==> flow/design.v <==
module seq_mult(d, done, clk, a, b, go, reset);
  parameter n=32, log2n=5;
  output [2*n-1:0] d;
  output reg done;
	input clk;
	input [n-1:0] a, b;
	input go, reset;
	reg c;
	reg [n-1:0] p, q, m;
	reg [log2n:0]count;
	reg [n:0] sum;
	reg [log2n:0] count_n;
	always @(posedge clk, posedge reset)
		if(reset == 1) begin
			done <= 0;
		end
    else if(reset == 0) begin
			if(go) begin
				c <= 0;
        p <= 0;
				q <= a;
				m <= b;
				done <= 0;
				count <= n;
      end
			else if (!done) begin
				if (q[0] == 0) begin
					sum = 0 + p; 
				end
				else begin
					sum = m + p; 
				end
				{c,p,q} <= {sum,q} >> 1;
				count_n = count - 1;
				count <= count_n;
				if (count_n == 0) begin
					done <= 1;
				end
			end
		end
	assign d = {p,q};
endmodule
Settings: LEC_CHECK=0, ABC_AREA=1, CAP_MARGIN=20, CELL_PAD_IN_SITES_GLOBAL_PLACEMENT=3, CORE_MARGIN=4, CORE_UTILIZATION=68, CTS_CLUSTER_DIAMETER=262, CTS_CLUSTER_SIZE=89, GPL_ROUTABILITY_DRIVEN=0, GPL_TIMING_DRIVEN=0, MIN_ROUTING_LAYER=met2, PLACE_DENSITY_LB_ADDON=0.19, SETUP_SLACK_MARGIN=0.14, SLEW_MARGIN=20, TNS_END_PERCENT=20; clock period 2.52 ns.
run.sh (not shown) runs the stock make flow with config.mk's settings and CLKGATE_MAP_FILE=.
The baseline died in global placement without I/O.
Edit:
- CELL_PAD_IN_SITES_GLOBAL_PLACEMENT: 3 -> not set
- CORE_MARGIN: 4 -> 2
- CORE_UTILIZATION: 68 -> 40
- CTS_CLUSTER_DIAMETER: 262 -> not set
- CTS_CLUSTER_SIZE: 89 -> not set
- GPL_ROUTABILITY_DRIVEN: 0 -> not set
- GPL_TIMING_DRIVEN: 0 -> not set
- MIN_ROUTING_LAYER: met2 -> not set
- PLACE_DENSITY_LB_ADDON: 0.19 -> 0.15
- SETUP_SLACK_MARGIN: 0.14 -> not set
- TNS_END_PERCENT: 20 -> not set
- clock period: 2.52 -> 3.3 ns (I/O delays scaled with it)
=> This time the run completed with no timing, DRC or antenna violations. Synthesized cell count is unchanged. Die area goes up by 55%. Synthesized area stays the same.
Edit:
- ABC_AREA: 1 -> not set
- CORE_ASPECT_RATIO: not set -> 0.5
- CORE_UTILIZATION: 40 -> 54
- CTS_CLUSTER_DIAMETER: not set -> 377
- CTS_CLUSTER_SIZE: not set -> 99
- PLACE_DENSITY_LB_ADDON: 0.15 -> not set
- TNS_END_PERCENT: not set -> 5
=>
- count of clock-buffer cells in the layout shrinks by 1
- die size shrinks by 33%
- power shrinks by 2.4%
- synthesized area shrinks by 11%
- routed wire length shrinks by 17%
- final area shrinks by 9.2%
- critical path depth shrinks by 3
- core utilization grows by 21 points
- clock power stays flat
- via count shrinks by 19%
- sequential power is about the same
Edit:
- CORE_ASPECT_RATIO: 0.5 -> not set
- CORE_UTILIZATION: 54 -> 40
- CTS_CLUSTER_DIAMETER: 377 -> not set
- CTS_CLUSTER_SIZE: 99 -> not set
- PLACE_DENSITY: not set -> 0.6
- TNS_END_PERCENT: 5 -> not set
After rerunning:
- sequential share of layout area falls by 0.20 points
- global-route usage falls by 5.4 points
- worst setup slack improves by 0.13 ns
- utilization falls by 20 points
Edit:
- ABC_AREA: not set -> 1
- CELL_PAD_IN_SITES_GLOBAL_PLACEMENT: not set -> 1
- CTS_CLUSTER_DIAMETER: not set -> 235
- CTS_CLUSTER_SIZE: not set -> 80
- PLACE_DENSITY: 0.6 -> not set
- PLACE_DENSITY_LB_ADDON: not set -> 0.14
- SETUP_SLACK_MARGIN: not set -> -0.01
- TNS_END_PERCENT: not set -> 20
Global-route usage increases by 0.87 points; design area increases by 11%; sequential power hardly moves; synthesized area increases by 12%; clock power increases by 26%.
Edit:
- ABC_AREA: 1 -> 0
- CELL_PAD_IN_SITES_DETAIL_PLACEMENT: not set -> 1
- CELL_PAD_IN_SITES_GLOBAL_PLACEMENT: 1 -> 0
- CTS_CLUSTER_DIAMETER: 235 -> 160
- PLACE_DENSITY_LB_ADDON: 0.14 -> not set
=> Synthesized area came out lower by roughly a tenth; total power came out lower by a little under a tenth; final cell count came out lower by a quarter to a third.

========
RTL: the design.v shown in full above, as it stands there.
export LEC_CHECK = 0
export CAP_MARGIN = 20
export CORE_MARGIN = 2
export CORE_UTILIZATION = 70
export CTS_CLUSTER_DIAMETER = 381
export CTS_CLUSTER_SIZE = 38
export HOLD_SLACK_MARGIN = -0.09
export PLACE_DENSITY = 0.6
export SLEW_MARGIN = 20
create_clock -name core_clock -period 2.77 [get_ports {clk}]
The baseline did not get past 5_1_grt, error GRT-0232.
Next try:
--- a/flow/config.mk
+++ b/flow/config.mk
@@ -10,5 +10 @@
-export CORE_UTILIZATION = 70
-export CTS_CLUSTER_DIAMETER = 381
-export CTS_CLUSTER_SIZE = 38
-export HOLD_SLACK_MARGIN = -0.09
-export PLACE_DENSITY = 0.6
+export CORE_UTILIZATION = 59
==> flow/constraint.sdc (replaced) <==
create_clock -name core_clock -period 1.65 [get_ports {clk}]
set_input_delay 0.3300 -clock core_clock [delete_from_list [all_inputs] [get_ports {clk}]]
set_output_delay 0.3300 -clock core_clock [all_outputs]
set_load 0.01 [all_outputs]
The changed run aborted during 5_1_grt.
Synthesized area is unchanged.
Die size went up by about a fifth.
Synthesized cell count stays the same.
Next try:
--- a/flow/config.mk
+++ b/flow/config.mk
@@ -10 +10,3 @@
-export CORE_UTILIZATION = 59
+export CORE_UTILIZATION = 66
+export CTS_CLUSTER_DIAMETER = 36
+export SETUP_SLACK_MARGIN = -0.24
==> flow/constraint.sdc (replaced) <==
create_clock -name core_clock -period 2.41 [get_ports {clk}]
set_input_delay 0.4820 -clock core_clock [delete_from_list [all_inputs] [get_ports {clk}]]
set_output_delay 0.4820 -clock core_clock [all_outputs]
set_load 0.01 [all_outputs]
Result:
- This time the run failed in 4_1_cts
- die size went down by roughly a tenth
- synthesized area does not change
- synthesized cell count does not change
Next try:
--- a/flow/config.mk
+++ b/flow/config.mk
@@ -11,2 +11 @@
-export CTS_CLUSTER_DIAMETER = 36
-export SETUP_SLACK_MARGIN = -0.24
+export PLACE_DENSITY = 0.6
==> flow/constraint.sdc (replaced) <==
create_clock -name core_clock -period 2.67 [get_ports {clk}]
set_input_delay 0.5340 -clock core_clock [delete_from_list [all_inputs] [get_ports {clk}]]
set_output_delay 0.5340 -clock core_clock [all_outputs]
set_load 0.01 [all_outputs]
Outcome: Now the flow finished but fails on negative setup slack; die area is unchanged; synthesized area does not change; synthesized cell count is unchanged.
Next try:
--- a/flow/config.mk
+++ b/flow/config.mk
@@ -10 +10 @@
-export CORE_UTILIZATION = 66
+export CORE_UTILIZATION = 40
==> flow/constraint.sdc (replaced) <==
create_clock -name core_clock -period 2.94 [get_ports {clk}]
set_input_delay 0.5880 -clock core_clock [delete_from_list [all_inputs] [get_ports {clk}]]
set_output_delay 0.5880 -clock core_clock [all_outputs]
set_load 0.01 [all_outputs]
Effect: This time the run completed without violations. Area after synthesis stays the same. Utilization drops by 40 points. Final cell count climbs by about 5.5%. Die size climbs by 62%. Total power drops by about 17%. Via count drops by about 27%.
Power is estimated from default activity; no workload was simulated.
